// top_cmd_uart
module top_cmd_uart #(
    parameter integer CLOCK_FREQ = 100_000_000,
    parameter integer BAUD_RATE  = 115200
)(
    input  logic       clk,
    input  logic       reset,
    input  logic       RxD,
    output logic       TxD,
    output logic [7:0] led
);
==> flow/config.mk <==
export PLATFORM = sky130hd
export DESIGN_NAME = top_cmd_uart
export DESIGN_NICKNAME = top_cmd_uart
export VERILOG_FILES = /design/flow/design.v
export SDC_FILE = /design/flow/constraint.sdc
export NUM_CORES = 4
export LEC_CHECK = 0
export ABC_AREA = 1
export CAP_MARGIN = 5
export CELL_PAD_IN_SITES_DETAIL_PLACEMENT = 0
export CORE_MARGIN = 2
export CORE_UTILIZATION = 72
export CTS_CLUSTER_SIZE = 21
export GPL_ROUTABILITY_DRIVEN = 1
export GPL_TIMING_DRIVEN = 1
export MAX_ROUTING_LAYER = met5
export PLACE_DENSITY_LB_ADDON = 0.15
export SETUP_SLACK_MARGIN = -0.13
export SLEW_MARGIN = 40
==> flow/constraint.sdc <==
create_clock -name core_clock -period 2.35 [get_ports {clk}]
set_input_delay 0.4700 -clock core_clock [delete_from_list [all_inputs] [get_ports {clk}]]
set_output_delay 0.4700 -clock core_clock [all_outputs]
set_load 0.01 [all_outputs]
run.sh (not shown) runs the stock make flow with config.mk's settings and CLKGATE_MAP_FILE=.
The first run finished but failed the layout checks on setup timing.
Rerun with:
--- a/flow/config.mk
+++ b/flow/config.mk
@@ -11,3 +11,2 @@
-export CORE_MARGIN = 2
-export CORE_UTILIZATION = 72
-export CTS_CLUSTER_SIZE = 21
+export CORE_MARGIN = 4
+export CORE_UTILIZATION = 66
@@ -18,2 +17,2 @@
-export SETUP_SLACK_MARGIN = -0.13
-export SLEW_MARGIN = 40
+export SETUP_SLACK_MARGIN = 0.56
+export SLEW_MARGIN = 20
==> flow/constraint.sdc (replaced) <==
create_clock -name core_clock -period 2.25 [get_ports {clk}]
set_input_delay 0.4500 -clock core_clock [delete_from_list [all_inputs] [get_ports {clk}]]
set_output_delay 0.4500 -clock core_clock [all_outputs]
set_load 0.01 [all_outputs]
Result: The changed run ran to the end with violations: setup timing. Flip-flop count is unchanged. Die area went up by about a fifth. Final cell count went up by roughly a tenth. Non-clock buffer count went up by 170. Routed wire length went up by well over a third. Clock skew went up by 8.3 ps. Global-route usage went up by 1.8 points. Combinational power went up by well over a third. Total power went up by about a fifth. Sequential share of layout area went down by 10 points. Sequential power went up by a few percent.
Rerun with:
==> flow/config.mk (replaced) <==
export PLATFORM = sky130hd
export DESIGN_NAME = top_cmd_uart
export DESIGN_NICKNAME = top_cmd_uart
export VERILOG_FILES = /design/flow/design.v
export SDC_FILE = /design/flow/constraint.sdc
export NUM_CORES = 4
export LEC_CHECK = 0
export ABC_AREA = 1
export CAP_MARGIN = 20
export CORE_MARGIN = 2
export CORE_UTILIZATION = 71
export SETUP_SLACK_MARGIN = -0.22
export SLEW_MARGIN = 20
The new run finished but fails on setup timing.
Cell count falls by a little under a tenth.
Clock skew falls by 18 ps.
Worst setup slack is better by 140 ps.
Global-route usage fell by 3.5 points.
Design area is lower by about a fifth.
Rerun with:
--- a/flow/config.mk
+++ b/flow/config.mk
@@ -12 +12,2 @@
-export SETUP_SLACK_MARGIN = -0.22
+export CTS_CLUSTER_SIZE = 10
+export SETUP_SLACK_MARGIN = 0.33
=> Now the flow stopped in global routing (5_1_grt), error GRT-0232; synthesized area is unchanged; die size is unchanged; synthesized cell count stays the same.
Rerun with:
--- a/flow/config.mk
+++ b/flow/config.mk
@@ -9 +9,2 @@
-export CAP_MARGIN = 20
+export CAP_MARGIN = 5
+export CELL_PAD_IN_SITES_DETAIL_PLACEMENT = 0
@@ -11,3 +12,7 @@
-export CORE_UTILIZATION = 71
-export CTS_CLUSTER_SIZE = 10
-export SETUP_SLACK_MARGIN = 0.33
+export CORE_UTILIZATION = 72
+export CTS_CLUSTER_DIAMETER = 143
+export GPL_ROUTABILITY_DRIVEN = 1
+export GPL_TIMING_DRIVEN = 1
+export MAX_ROUTING_LAYER = met5
+export PLACE_DENSITY_LB_ADDON = 0.15
+export SETUP_SLACK_MARGIN = -0.21
This time the run finished with setup timing left. Synthesized area stays the same. Die size shrinks slightly. Synthesized cell count is unchanged.
Rerun with:
--- a/flow/config.mk
+++ b/flow/config.mk
@@ -13 +13 @@
-export CTS_CLUSTER_DIAMETER = 143
+export CTS_CLUSTER_SIZE = 21
@@ -18 +18 @@
-export SETUP_SLACK_MARGIN = -0.21
+export SETUP_SLACK_MARGIN = 0.59
==> flow/constraint.sdc (replaced) <==
create_clock -name core_clock -period 3.09 [get_ports {clk}]
set_input_delay 0.6180 -clock core_clock [delete_from_list [all_inputs] [get_ports {clk}]]
set_output_delay 0.6180 -clock core_clock [all_outputs]
set_load 0.01 [all_outputs]
This time the run completed with no timing, DRC or antenna violations.
Power falls by 27%.
Routed wire length goes down by 3.6%.
Synthesized cell count does not change.
Design area drops by 0.83%.
Combinational power shrinks by 36%.
Count of clock-buffer cells in the layout rises by 1.
Via count came out lower by 1.8%.
Synthesized area stays the same.
Utilization fell by 0.68 points.
Worst setup slack improves by 830 ps.

========
Starting RTL as in the previous note.
Settings: LEC_CHECK=0, ABC_AREA=1, CAP_MARGIN=5, CELL_PAD_IN_SITES_DETAIL_PLACEMENT=0, CORE_MARGIN=2, CORE_UTILIZATION=72, CTS_CLUSTER_DIAMETER=400, GPL_ROUTABILITY_DRIVEN=1, GPL_TIMING_DRIVEN=1, MAX_ROUTING_LAYER=met5, PLACE_DENSITY=0.41, SETUP_SLACK_MARGIN=-0.21, SLEW_MARGIN=30; clock period 2.25 ns.
The starting point produced a layout that fails on setup timing.
Change:
==> flow/config.mk (replaced) <==
export PLATFORM = sky130hd
export DESIGN_NAME = top_cmd_uart
export DESIGN_NICKNAME = top_cmd_uart
export VERILOG_FILES = /design/flow/design.v
export SDC_FILE = /design/flow/constraint.sdc
export NUM_CORES = 4
export LEC_CHECK = 0
export ABC_AREA = 1
export CAP_MARGIN = 20
export CORE_MARGIN = 2
export CORE_UTILIZATION = 72
export CTS_CLUSTER_DIAMETER = 375
export SLEW_MARGIN = 20
Result:
- The changed run reached the layout checks and failed them: setup timing
- flip-flop count is unchanged
- area after synthesis stays the same
- design area went down slightly
- count of clock-buffer cells in the layout fell by 3
- clock power drops by roughly a tenth
- power came out lower by a few percent
- sequential power stays flat
- fmax goes up slightly
- hold slack is about the same
- die size stays the same
Change:
--- a/flow/config.mk
+++ b/flow/config.mk
@@ -7,3 +7,2 @@
 export LEC_CHECK = 0
-export ABC_AREA = 1
 export CAP_MARGIN = 20
@@ -11,3 +10,4 @@
 export CORE_UTILIZATION = 72
-export CTS_CLUSTER_DIAMETER = 375
-export SLEW_MARGIN = 20
+export CTS_CLUSTER_SIZE = 15
+export SETUP_SLACK_MARGIN = -0.19
+export SLEW_MARGIN = 40
The changed run produced a layout that fails on setup timing.
Power is higher by a few percent.
Worst setup slack is worse by 0.17 ns.
Design area is higher by a few percent.
Maximum frequency is lower by a few percent.
Clock skew is higher by 0.0041 ns.
Die area is lower by a few percent.
Non-clock buffer count is higher by 141.
Clock power is higher by a few percent.
Via count is lower slightly.
Change:
--- a/flow/config.mk
+++ b/flow/config.mk
@@ -10,4 +10,2 @@
 export CORE_UTILIZATION = 72
-export CTS_CLUSTER_SIZE = 15
-export SETUP_SLACK_MARGIN = -0.19
-export SLEW_MARGIN = 40
+export SLEW_MARGIN = 20
==> flow/constraint.sdc (replaced) <==
create_clock -name core_clock -period 2.56 [get_ports {clk}]
set_input_delay 0.5120 -clock core_clock [delete_from_list [all_inputs] [get_ports {clk}]]
set_output_delay 0.5120 -clock core_clock [all_outputs]
set_load 0.01 [all_outputs]
After rerunning: The changed run completed, yet does not pass: setup timing. Worst hold slack degrades by 0.022 ns. Power shrinks by roughly a tenth. Count of clock-buffer cells in the layout goes down by 2. Sequential cell count stays the same.
Change:
--- a/flow/config.mk
+++ b/flow/config.mk
@@ -7,2 +7,3 @@
 export LEC_CHECK = 0
+export ABC_AREA = 1
 export CAP_MARGIN = 20
@@ -10,2 +11,3 @@
 export CORE_UTILIZATION = 72
+export CTS_CLUSTER_SIZE = 10
 export SLEW_MARGIN = 20
==> flow/constraint.sdc (replaced) <==
create_clock -name core_clock -period 2.25 [get_ports {clk}]
set_input_delay 0.4500 -clock core_clock [delete_from_list [all_inputs] [get_ports {clk}]]
set_output_delay 0.4500 -clock core_clock [all_outputs]
set_load 0.01 [all_outputs]
The new run produced a layout that fails on setup timing. Non-clock buffer count falls by 50. Die area rises by 6.1%. Area after synthesis rises by 6.2%. Power rises by 12%. Cell count rises by 28%. Clock-buffer cell count rises by 24. Maximum frequency rises by 5.0%. Setup slack gets worse by 0.18 ns. Routed wire length rises by 4.8%.
Change:
--- a/flow/config.mk
+++ b/flow/config.mk
@@ -7,7 +7,6 @@
 export LEC_CHECK = 0
-export ABC_AREA = 1
 export CAP_MARGIN = 20
 export CORE_MARGIN = 2
-export CORE_UTILIZATION = 72
-export CTS_CLUSTER_SIZE = 10
+export CORE_UTILIZATION = 71
+export SETUP_SLACK_MARGIN = -0.19
 export SLEW_MARGIN = 20
The new run completed and failed the layout checks on setup timing. Clock skew increases by 0.0077 ns. Wire length grows by roughly a tenth. Final area goes up by a few percent. Fmax drops by a little under a tenth. Non-clock buffer count came out higher by 133. Utilization grows by 7.3 points. Final cell count decreases by about a fifth. Setup slack gets worse by 0.22 ns.

========
build 64:
top_cmd_uart again, from the RTL that the note above started with.
export LEC_CHECK = 0
export CAP_MARGIN = 40
export CELL_PAD_IN_SITES_GLOBAL_PLACEMENT = 2
export CORE_MARGIN = 2
export CORE_UTILIZATION = 50
export CTS_CLUSTER_DIAMETER = 157
export CTS_CLUSTER_SIZE = 13
export GPL_ROUTABILITY_DRIVEN = 0
export GPL_TIMING_DRIVEN = 0
export MAX_ROUTING_LAYER = met5
export MIN_ROUTING_LAYER = met2
export SETUP_SLACK_MARGIN = 0.29
export SLEW_MARGIN = 20
export TNS_END_PERCENT = 75
create_clock -name core_clock -period 5.05 [get_ports {clk}]
Build 64 completed every stage of the flow, and the final layout passed the timing, design-rule and antenna checks.
The following lists how build 66 was set up differently from build 64:
- a deleted MAX_ROUTING_LAYER that had been met5
- a deleted CELL_PAD_IN_SITES_GLOBAL_PLACEMENT that had been 2
- a deleted GPL_TIMING_DRIVEN that had been 0
- a change of CAP_MARGIN from 40 to 20
- a deleted MIN_ROUTING_LAYER that had been met2
- a change of CORE_UTILIZATION from 50 to 18
- a deleted CTS_CLUSTER_DIAMETER that had been 157
- a deleted GPL_ROUTABILITY_DRIVEN that had been 0
- a deleted CTS_CLUSTER_SIZE that had been 13
- a deleted TNS_END_PERCENT that had been 75
- a deleted SETUP_SLACK_MARGIN that had been 0.29
- a change of the clock period (ns, I/O delays scaled along) from 5.05 to 14.0
## What came out
Area share of buffers outside the clock network (higher): build 64. On build 66: share of power burned in the clock network is 4.0 points higher than what build 64 gave. Wire length reported by the detailed router delta (build 66 − build 64): favourable.
## Diff of input files: build 33 against build 66
- PLACE_DENSITY_LB_ADDON: unset -> 0.0
- CORE_UTILIZATION: 18 -> 72
- the clock period (ns, I/O delays scaled along): 14.0 -> 2.25
Findings:
Build 33 terminated abnormally: 5_1_grt reported DPL-0033. [build 33] cell resize tally after clock tree synthesis rose 171 relative to build 66. Relative to build 66, number of post-CTS setup repair buffers increased by 30 in build 33. Width of the die in build 33 is about 50% lower than in build 66. Build 33 vs build 66 — core region area dropped by more than half. Worst-case setup slack after placement ended up 8900 ps lower on build 33 than on build 66. In build 33 the number of cell rows turned out 50% lower than in build 66. Comparing build 66 and build 33, cell area reported after detailed placement is lower on build 66.
Inputs modified between build 33 and build 58:
- an added CTS_CLUSTER_SIZE of 51
- a change of the clock period (ns, I/O delays scaled along) from 2.25 to 2.43
Notes after the runs:
In build 58 the implementation completed, yet the final layout does not meet the checks, the culprit being negative setup slack. From build 58 to build 33, synthesized-area fraction occupied by adder cells did not move at all. From build 58 to build 33, number of different library cells in the post-synthesis netlist did not move at all. Looking at number of placed instances, taps included, build 58 sits 53 below build 33. From build 33 to build 58, cell row count did not move at all. Build 58 against build 33: fraction of the mapped netlist area in simple logic gates neither gained nor lost much; yosys stat chip area stayed essentially flat; register share after synthesis closely matched the old numbers; placement-stage cell area now smaller. Going from build 33 to build 58, HPWL reported at the end of detailed placement shrank by a few percent. [compare] base=build 33 new=build 58: post-CTS resize count dropped 56%, final weighted congestion in routability-driven placement climbed 0.019.
For build 11, these inputs were changed with respect to build 58:
- CTS_CLUSTER_SIZE no longer set, was 51
- SETUP_SLACK_MARGIN now 0.82, previously not set
- the clock period (ns, I/O delays scaled along) now 2.94, was 2.43
Results
Layout checks on build 58: not met. Flow itself completed; violations: negative setup slack. Final checks on build 11, whose flow otherwise completed, came back failing, citing negative setup slack. Diff build 58 -> build 11: detailed-routed wire length on met2 now sits higher; final worst setup slack now sits higher; power density over the cells now sits lower. Compared with build 58, in build 11 final cell utilization of the core increased 5.2 points; number of global-route vias before repair increased 1534; clock latency at the later pin of the worst-skew pair increased 40 ps; combinational power essentially unchanged; data required time at the worst endpoint increased 550 ps. Compared with build 58, total power in build 11 decreased by more than 10%.

========
top_cmd_uart again, from the RTL that the note above started with.
==> flow/config.mk <==
export PLATFORM = sky130hd
export DESIGN_NAME = top_cmd_uart
export DESIGN_NICKNAME = top_cmd_uart
export VERILOG_FILES = /design/flow/design.v
export SDC_FILE = /design/flow/constraint.sdc
export NUM_CORES = 4
export LEC_CHECK = 0
export CAP_MARGIN = 20
export CORE_MARGIN = 2
export CORE_UTILIZATION = 61
export CTS_CLUSTER_SIZE = 41
export PLACE_DENSITY = 0.79
export SETUP_SLACK_MARGIN = -0.27
export SLEW_MARGIN = 20
export TNS_END_PERCENT = 40
==> flow/constraint.sdc <==
create_clock -name core_clock -period 5.39 [get_ports {clk}]
set_input_delay 1.0780 -clock core_clock [delete_from_list [all_inputs] [get_ports {clk}]]
set_output_delay 1.0780 -clock core_clock [all_outputs]
set_load 0.01 [all_outputs]
The baseline produced a clean layout.
Rerun with:
CORE_UTILIZATION = 58   (was 61)
CTS_CLUSTER_SIZE = default   (was 41)
PLACE_DENSITY = default   (was 0.79)
SETUP_SLACK_MARGIN = default   (was -0.27)
TNS_END_PERCENT = default   (was 40)
clock period = 5.67 ns   (was 5.39 ns; I/O delays follow)
Outcome: Setup slack gains 0.20 ns. Total power went down by 2.7%. Maximum frequency went down by 2.5%. Via count went down by 2.4%. Routed wire length stays flat. Clock-buffer cell count went up by 7. Die size went up by 5.0%. Synthesized area stays the same. Final cell count went up by 0.95%.
Rerun with:
CORE_UTILIZATION = 71   (was 58)
SETUP_SLACK_MARGIN = 0.33   (was default)
clock period = 3.01 ns   (was 5.67 ns; I/O delays follow)
Outcome: Routed wire length rose by about 8%. Worst setup slack degrades by 2.1 ns. Fmax is higher by 20%. Cell count decreases by about 1.6%. Worst hold slack is better by 0.0097 ns.
Rerun with:
CORE_UTILIZATION = 67   (was 71)
SETUP_SLACK_MARGIN = default   (was 0.33)
clock period = 4.05 ns   (was 3.01 ns; I/O delays follow)
What happened: Final area shrinks by a few percent; worst hold slack degrades by 0.0040 ns; clock power decreases by a quarter to a third; area after synthesis stays the same; non-clock buffer count shrinks by 32; via count shrinks by a few percent; combinational power decreases by a quarter to a third.

========
Starting RTL as in the previous note.
Settings: LEC_CHECK=0, CAP_MARGIN=20, CORE_MARGIN=2, CORE_UTILIZATION=58, CTS_CLUSTER_SIZE=41, SLEW_MARGIN=20, TNS_END_PERCENT=40; clock period 5.39 ns.
The starting point completed with no timing, DRC or antenna violations.
Then changed:
- CORE_UTILIZATION: 58 -> 40
- CTS_CLUSTER_SIZE: 41 -> unset
- TNS_END_PERCENT: 40 -> unset
- clock period: 5.39 -> 4.72 ns (I/O delays scaled with it)
Effect:
- sequential power is higher by 14%
- power came out higher by 17%
- die size grows by 44%
- cell area went up by 1.8%
- global-route usage goes down by 6.5 points
- wire length rose by 3.8%
- worst hold slack loses 0.0059 ns
- first-iteration DRC count goes down by 29%
- utilization drops by 19 points
Then changed:
- ABC_AREA: unset -> 1
- CORE_UTILIZATION: 40 -> 72
- TNS_END_PERCENT: unset -> 5
- clock period: 4.72 -> 2.25 ns (I/O delays scaled with it)
After rerunning: Now the flow reached the layout checks and failed them: setup timing. Routed wire length grows by 15%. Sequential share of layout area shrinks by 2.6 points. Final cell count grows by 19%. Global-route usage grows by 15 points. Sequential power grows by 110%. Count of clock-buffer cells in the layout does not change. Total power grows by 100%. Fmax grows by about 15%. First-iteration DRC count grows by about 75%. Synthesized area grows by about 6%.
Then changed:
- SETUP_SLACK_MARGIN: unset -> 0.47
- clock period: 2.25 -> 2.56 ns (I/O delays scaled with it)
=>
- The changed run finished but failed the layout checks on setup timing
- wire length increases by roughly a tenth
- clock skew came out lower by 0.0096 ns
- first-iteration DRC count goes up by roughly a tenth
- global-route usage fell by 0.24 points
- design area went up by a few percent
- cell count barely changes
- worst setup slack is better by 0.29 ns
- count of clock-buffer cells in the layout went up by 2
- area after synthesis is unchanged
- flip-flop count is unchanged
- hold slack is worse by 0.023 ns
Power figures rest on the tool's default switching activity, not on a simulated workload.
